Design sdram_controller, start of the top module:
module sdram_controller (
        input   clk,
        input   rst,
        output  sdram_cle,
        output  sdram_cs,
        output  sdram_cas,
        output  sdram_ras,
        output  sdram_we,
        output  sdram_dqm,
        output  [1:0]  sdram_ba,
        output  [12:0] sdram_a,
        input   [31:0] sdram_dqi,
        output  [31:0] sdram_dqo,
        input   [22:0] user_addr,    
        input   rw,                  
        input   [31:0] data_in,      
        output  [31:0] data_out,     
        output  busy,                
        input   in_valid,            
        output  out_valid            
    );
Size: ~2500 cells after synthesis, ~410 flip-flops, ~180 I/O pins, about 0.020 mm2 of cells after synthesis.
clock: 2.99 ns
lec_check: 0
abc_area: 1
cap_margin: 20
core_margin: 2
core_utilization: 18
cts_cluster_diameter: 252
cts_cluster_size: 14
gpl_timing_driven: 1
max_routing_layer: met5
place_density_lb_addon: 0.27
slew_margin: 0
run.sh (not shown) runs the stock make flow with config.mk's settings and CLKGATE_MAP_FILE=.
The starting point completed and failed the layout checks on setup timing.
==> next run, changes <==
Settings changed: CORE_UTILIZATION 18 to 70, CTS_CLUSTER_DIAMETER 252 to unset, HOLD_SLACK_MARGIN set to 0.27, SETUP_SLACK_MARGIN set to 0.81, SLEW_MARGIN 0 to 25.
Clock period 2.99 ns to 2.95 ns, I/O delays scaled along.
- The new run stopped in global routing
- area after synthesis is unchanged
- die size drops by 74%
- synthesized cell count is unchanged
==> next run, changes <==
Settings changed: ABC_AREA 1 to unset, CORE_UTILIZATION 70 to 40, CTS_CLUSTER_SIZE 14 to unset, GPL_TIMING_DRIVEN 1 to unset, HOLD_SLACK_MARGIN 0.27 to unset, MAX_ROUTING_LAYER met5 to unset, PLACE_DENSITY_LB_ADDON 0.27 to unset, SETUP_SLACK_MARGIN 0.81 to 1.06, SLEW_MARGIN 25 to 20.
Clock period 2.95 ns to 4.17 ns, I/O delays scaled along.
What happened: The new run went through all stages and came out clean; die area increases by 66%; synthesized cell count decreases by about 30%; area after synthesis decreases by 4.0%.
==> next run, changes <==
Settings changed: ABC_AREA set to 1, CORE_UTILIZATION 40 to 57, CTS_CLUSTER_SIZE set to 14, GPL_TIMING_DRIVEN set to 1, MAX_ROUTING_LAYER set to met5, PLACE_DENSITY_LB_ADDON set to 0.27, SETUP_SLACK_MARGIN 1.06 to unset, SLEW_MARGIN 20 to 25.
Clock period 4.17 ns to 2.33 ns, I/O delays scaled along.
Effect: This time the run completed, yet does not pass: setup timing. Count of clock-buffer cells in the layout drops by 13. Register-to-register slack loses 1.5 ns. Wire length is higher by 29%. Flip-flop count does not change. Clock skew went down by 0.0077 ns. Via count rises by about 40%. Cell area came out higher by 12%.
==> next run, changes <==
Settings changed: ABC_AREA 1 to unset, CORE_UTILIZATION 57 to 32, CTS_CLUSTER_SIZE 14 to unset, GPL_TIMING_DRIVEN 1 to unset, MAX_ROUTING_LAYER met5 to unset, PLACE_DENSITY_LB_ADDON 0.27 to unset, SLEW_MARGIN 25 to 20.
Clock period 2.33 ns to 4.79 ns, I/O delays scaled along.
- Now the flow ran to the end with no violations
- setup slack gains 1.4 ns
- power went down by about 55%
- via count drops by 31%
- non-clock buffer count drops by 337
- routed wire length drops by about 24%
- die size climbs by about 70%
- sequential share of layout area climbs by 6.8 points

---

Starting RTL as in the previous note.
## sdram_controller
module sdram_controller (
        input   clk,
        input   rst,
        output  sdram_cle,
        output  sdram_cs,
        output  sdram_cas,
        output  sdram_ras,
        output  sdram_we,
        output  sdram_dqm,
        output  [1:0]  sdram_ba,
        output  [12:0] sdram_a,
        input   [31:0] sdram_dqi,
        output  [31:0] sdram_dqo,
        input   [22:0] user_addr,    
        input   rw,                  
        input   [31:0] data_in,      
        output  [31:0] data_out,     
        output  busy,                
        input   in_valid,            
        output  out_valid            
    );
clock: 4.2 ns
lec_check: 0
cap_margin: 20
cell_pad_in_sites_global_placement: 3
core_margin: 2
core_utilization: 40
cts_cluster_diameter: 191
gpl_routability_driven: 0
gpl_timing_driven: 0
hold_slack_margin: -0.03
max_routing_layer: met4
place_density: 0.89
setup_slack_margin: 0.45
slew_margin: 20
The baseline finished with setup timing left.
Next try:
==> flow/config.mk (replaced) <==
export PLATFORM = sky130hd
export DESIGN_NAME = sdram_controller
export DESIGN_NICKNAME = sdram_controller
export VERILOG_FILES = /design/flow/design.v
export SDC_FILE = /design/flow/constraint.sdc
export NUM_CORES = 4
export LEC_CHECK = 0
export CAP_MARGIN = 20
export CORE_MARGIN = 2
export CORE_UTILIZATION = 59
export SLEW_MARGIN = 20
==> flow/constraint.sdc (replaced) <==
create_clock -name core_clock -period 2.32 [get_ports {clk}]
set_input_delay 0.4640 -clock core_clock [delete_from_list [all_inputs] [get_ports {clk}]]
set_output_delay 0.4640 -clock core_clock [all_outputs]
set_load 0.01 [all_outputs]
The new run produced a layout that fails on setup timing.
Global-route usage went up by 9.0 points.
Sequential power increases by 81%.
Clock-buffer cell count came out lower by 20.
Cell count shrinks by 0.76%.
Synthesized area is unchanged.
Next try:
--- a/flow/config.mk
+++ b/flow/config.mk
@@ -8,4 +8,6 @@
 export CAP_MARGIN = 20
+export CELL_PAD_IN_SITES_DETAIL_PLACEMENT = 2
 export CORE_MARGIN = 2
-export CORE_UTILIZATION = 59
+export CORE_UTILIZATION = 40
+export CTS_CLUSTER_SIZE = 20
 export SLEW_MARGIN = 20
==> flow/constraint.sdc (replaced) <==
create_clock -name core_clock -period 4.2 [get_ports {clk}]
set_input_delay 0.8400 -clock core_clock [delete_from_list [all_inputs] [get_ports {clk}]]
set_output_delay 0.8400 -clock core_clock [all_outputs]
set_load 0.01 [all_outputs]
=>
- The new run ran to the end with violations: setup timing
- total power decreases by 40%
- via count increases by 14%
- clock power decreases by 36%
- worst setup slack gains 1.0 ns
- fmax decreases by 18%
- non-clock buffer count decreases by 186
- core utilization decreases by 29 points
Next try:
--- a/flow/config.mk
+++ b/flow/config.mk
@@ -8,6 +8,9 @@
 export CAP_MARGIN = 20
-export CELL_PAD_IN_SITES_DETAIL_PLACEMENT = 2
 export CORE_MARGIN = 2
 export CORE_UTILIZATION = 40
-export CTS_CLUSTER_SIZE = 20
+export CTS_CLUSTER_DIAMETER = 191
+export GPL_TIMING_DRIVEN = 0
+export HOLD_SLACK_MARGIN = -0.03
+export PLACE_DENSITY = 0.89
+export SETUP_SLACK_MARGIN = 0.45
 export SLEW_MARGIN = 20
- The new run completed, yet does not pass: setup timing
- synthesized cell count stays the same
- global-route usage falls by 17 points
- routed wire length falls by 40%
- synthesized area does not change
- core utilization rises by 1.6 points
- design area rises by 3.2%
- worst hold slack gets worse by 0.019 ns
- first-iteration DRC count falls by 34%
Next try:
==> flow/config.mk (replaced) <==
export PLATFORM = sky130hd
export DESIGN_NAME = sdram_controller
export DESIGN_NICKNAME = sdram_controller
export VERILOG_FILES = /design/flow/design.v
export SDC_FILE = /design/flow/constraint.sdc
export NUM_CORES = 4
export LEC_CHECK = 0
export ABC_AREA = 1
export CAP_MARGIN = 20
export CORE_MARGIN = 2
export CORE_UTILIZATION = 72
export PLACE_DENSITY_LB_ADDON = 0.2
export SETUP_SLACK_MARGIN = 0.22
export SLEW_MARGIN = 20
==> flow/constraint.sdc (replaced) <==
create_clock -name core_clock -period 2.09 [get_ports {clk}]
set_input_delay 0.4180 -clock core_clock [delete_from_list [all_inputs] [get_ports {clk}]]
set_output_delay 0.4180 -clock core_clock [all_outputs]
set_load 0.01 [all_outputs]
Outcome: The changed run did not get past clock tree synthesis, error DPL-0038. Synthesized area grows by a few percent. Die size is lower by well over a third. Synthesized cell count climbs by well over a third.

---

## job 9423
Starting RTL as in the previous note.
export LEC_CHECK = 0
export CAP_MARGIN = 20
export CORE_MARGIN = 2
export CORE_UTILIZATION = 60
export SLEW_MARGIN = 20
create_clock -name core_clock -period 2.32 [get_ports {clk}]
The flow for job 9423 finished, though final verification flagged setup timing.
Here is what was changed in the inputs of job 9446 compared with job 9423.
- CORE_UTILIZATION now 40, was 60
- the clock period (ns, I/O delays scaled along) now 4.17, was 2.32
[summary]
- On job 9446: total power is about 45% lower than what job 9423 gave.
- Against job 9423 as the reference, job 9446 delivers a lower buffers plus inverters on the worst setup path.
- Higher tally of clock buffers in the finished layout among job 9423 and job 9446: job 9446
- Job 9446 vs. job 9423: combinational cell fraction of total power moved down; number of nets with antenna violations after detailed routing level.
- Job 9446 finished every step from synthesis to the final layout, and the layout passed the timing, design-rule and antenna checks.
- Job 9446 reports its highest metal layer used by the detailed router as met5 while job 9423 reports met4.
Input-level comparison between job 6619 and job 9446:
- a change of CORE_UTILIZATION from 40 to 68
- an added CTS_CLUSTER_SIZE of 37
- a change of the clock period (ns, I/O delays scaled along) from 4.17 to 3.23
Notes after the runs:
- The flow completed for job 6619, but it is not clean: the layout still shows setup timing.
- Comparing job 9446 and job 6619, area added between synthesis and finish is lower on job 9446.
- Number of gates on the worst path with buffers counted (lower): job 9446
- The slowest cell on the critical path comes out sky130_fd_sc_hd__or4_4 in one run and sky130_fd_sc_hd__mux4_2 in the other, namely in job 6619 and job 9446 respectively.
- First-pass GRT wire length is higher on job 6619
- Compared job 6619 vs job 9446, and global-route usage is up in job 6619.
- Job 9446 -> job 6619: overall power after layout increased by more than a quarter
The inputs of job 9379 differ from those of job 6619 as listed below.
- putting PLACE_DENSITY_LB_ADDON at 0.2 where nothing was set
- swapping 68 for 72 in CORE_UTILIZATION
- putting SETUP_SLACK_MARGIN at 0.22 where nothing was set
- swapping 37 for 71 in CTS_CLUSTER_SIZE
- putting CTS_CLUSTER_DIAMETER at 191 where nothing was set
- putting ABC_AREA at 1 where nothing was set
- swapping 3.23 for 2.05 in the clock period (ns, I/O delays scaled along)
Results
- When job 9379 is measured against job 6619, its H-tree depth turns out 1 lower.
- In the metrics for job 6619 and job 9379, the one carrying the higher cell count after synthesis is job 9379.
- Comparing job 9379 against job 6619, there is no change at all in share of flip-flops with an asynchronous set or reset.
- Job 9379: number of cells upsized or downsized after cts higher than job 6619
- Job 9379 ended with less xor-xnor portion of the synthesized cell area than job 6619.
- Detailed-placement wirelength estimate of job 9379 exceeds that of job 6619 by more than a quarter.
- Per the comparison of job 9379 with job 6619, number of buffers added by the clock tree synthesis step dropped 33; compound-gate portion of the synthesized area climbed 4.2 points.
- For job 9379, the flow was terminated by a tool error in global routing (5_1_grt) and produced no final design.
- In job 9379 relative to job 6619, post-synth design cell area had gone up by a few percent.
The inputs of job 7787 differ from those of job 9379 as listed below.
- SETUP_SLACK_MARGIN removed (was 0.22)
- CTS_CLUSTER_DIAMETER removed (was 191)
- ABC_AREA removed (was 1)
- PLACE_DENSITY_LB_ADDON removed (was 0.2)
- CTS_CLUSTER_SIZE removed (was 71)
- CORE_UTILIZATION changed from 72 to 40
- the clock period (ns, I/O delays scaled along) changed from 2.05 to 4.2
[summary]
Job 7787: full flow OK, the timing, design-rule and antenna checks passed. Side by side, number of buffers inserted during clock tree synthesis turned out higher in job 7787 than in job 9379. Taking job 9379 as the reference, in job 7787 multiplexer share of the synthesized area went up, pre-placement core utilization shows a reduction of 32 points, HPWL reported at the end of detailed placement lost about 26%. The and-or/or-and share of the synthesized area in job 7787 was lower than what job 9379 gave. Synthesized cell count in job 7787 vs job 9379: down about 30%. The final weighted congestion of routability-driven global placement number comes out lower for job 7787 vs job 9379. Post-synthesis simple-gate area fraction (higher): job 9379. Die size on job 7787 is behind job 9379.

---

Setup of run A:
sdram_controller again, from the RTL that the note above started with.
export LEC_CHECK = 0
export CAP_MARGIN = 35
export CELL_PAD_IN_SITES_DETAIL_PLACEMENT = 2
export CORE_MARGIN = 4
export CORE_UTILIZATION = 40
export CTS_CLUSTER_DIAMETER = 347
export CTS_CLUSTER_SIZE = 20
export HOLD_SLACK_MARGIN = 0.14
export MAX_ROUTING_LAYER = met4
export SLEW_MARGIN = 20
create_clock -name core_clock -period 4.2 [get_ports {clk}]
In run A the implementation ran to completion but is not tape-out ready, as the final checks report setup timing.
Edits applied to the flow inputs when going from run A to run B:
- putting SETUP_SLACK_MARGIN at 0.67 where nothing was set
- swapping 35 for 20 in CAP_MARGIN
- clearing CELL_PAD_IN_SITES_DETAIL_PLACEMENT, which used to be 2
- clearing HOLD_SLACK_MARGIN, which used to be 0.14
- swapping 40 for 70 in CORE_UTILIZATION
- clearing CTS_CLUSTER_DIAMETER, which used to be 347
- clearing MAX_ROUTING_LAYER, which used to be met4
- swapping 4 for 2 in CORE_MARGIN
- swapping 20 for 15 in CTS_CLUSTER_SIZE
- swapping 4.2 for 2.32 in the clock period (ns, I/O delays scaled along)
[summary]
Summary: with run A as the reference, total clock buffers created by CTS in run B moved up by more than half.
In run B relative to run A, number of placed cells counting well taps had gone down by a few percent.
Run B | ERROR | global routing
Run B -> run A: instance tally after logic synthesis delta 0, exact match
The die size number comes out lower for run B vs run A.
Cmp run B vs run A: weighted congestion reported at the end of routability-driven placement higher in run B
The higher count of instances resized after the clock tree is built of run A and run B is in run B.
Modified inputs, run C compared to run B
- CORE_UTILIZATION changed from 70 to 57
- PLACE_DENSITY_LB_ADDON newly set to 0.27
- ABC_AREA newly set to 1
- CTS_CLUSTER_SIZE changed from 15 to 14
- SLEW_MARGIN changed from 20 to 25
- MAX_ROUTING_LAYER newly set to met5
- SETUP_SLACK_MARGIN removed (was 0.67)
- GPL_TIMING_DRIVEN newly set to 1
Results
Run C completed end to end; final checks failed (setup timing).
Run B failed in global routing with GRT-0232.
Yosys chip area in run C is 4.1% higher than in run B
Multiplexer share of the synthesized area ends up lower on run C.
NOTE area after synthesis run B->run C increased by a few percent
[compare] base=run B new=run C: standard-cell row count went up, width of the chip went up 13%.
Taking run B as the reference point, the xor/xnor share of the synthesized area of run C falls by 3.6 points.
Compared to run B, run C has number of buffers inserted to repair setup after CTS 2 lower.
Compared with run B, run C shows a higher number of instances in the synthesized netlist.
Per the comparison of run C with run B, die size increased 27%, deepest level of the CTS H-tree neither gained nor lost much, total cells reported by yosys after synthesis went up.

---

Setup of v6:
sdram_controller again, from the RTL that the note above started with.
==> flow/config.mk <==
export PLATFORM = sky130hd
export DESIGN_NAME = sdram_controller
export DESIGN_NICKNAME = sdram_controller
export VERILOG_FILES = /design/flow/design.v
export SDC_FILE = /design/flow/constraint.sdc
export NUM_CORES = 4
export LEC_CHECK = 0
export ABC_AREA = 1
export CAP_MARGIN = 20
export CORE_MARGIN = 2
export CORE_UTILIZATION = 72
export CTS_CLUSTER_SIZE = 49
export GPL_TIMING_DRIVEN = 1
export MAX_ROUTING_LAYER = met5
export PLACE_DENSITY_LB_ADDON = 0.0
export SETUP_SLACK_MARGIN = 0.2
export SLEW_MARGIN = 25
export TNS_END_PERCENT = 5
==> flow/constraint.sdc <==
create_clock -name core_clock -period 1.79 [get_ports {clk}]
set_input_delay 0.3580 -clock core_clock [delete_from_list [all_inputs] [get_ports {clk}]]
set_output_delay 0.3580 -clock core_clock [all_outputs]
set_load 0.01 [all_outputs]
v6 never completed; the flow aborted with a tool error in clock tree synthesis (4_1_cts).
Inputs modified between v6 and v7:
- SLEW_MARGIN now 35, was 25
- MAX_ROUTING_LAYER no longer set, was met5
- TNS_END_PERCENT no longer set, was 5
- CTS_CLUSTER_SIZE now 37, was 49
- ABC_AREA no longer set, was 1
- GPL_TIMING_DRIVEN no longer set, was 1
- PLACE_DENSITY_LB_ADDON now 0.26, was 0.0
- SETUP_SLACK_MARGIN no longer set, was 0.2
- the clock period (ns, I/O delays scaled along) now 3.42, was 1.79
### Flow results
v7 never completed, since it errored out during global routing (5_1_grt). The die of v7 is smaller than the one used in v6. Between v6 and v7, half-perimeter wire length of the detailed placement result is lower for v7, v6 comes in above that. The lower chip area in the Yosys report came out of v7. Measured against each other, v6 and v7 differ in synthesized cell count, the lower figure coming from v7.
Power and IR drop assume default switching activity.
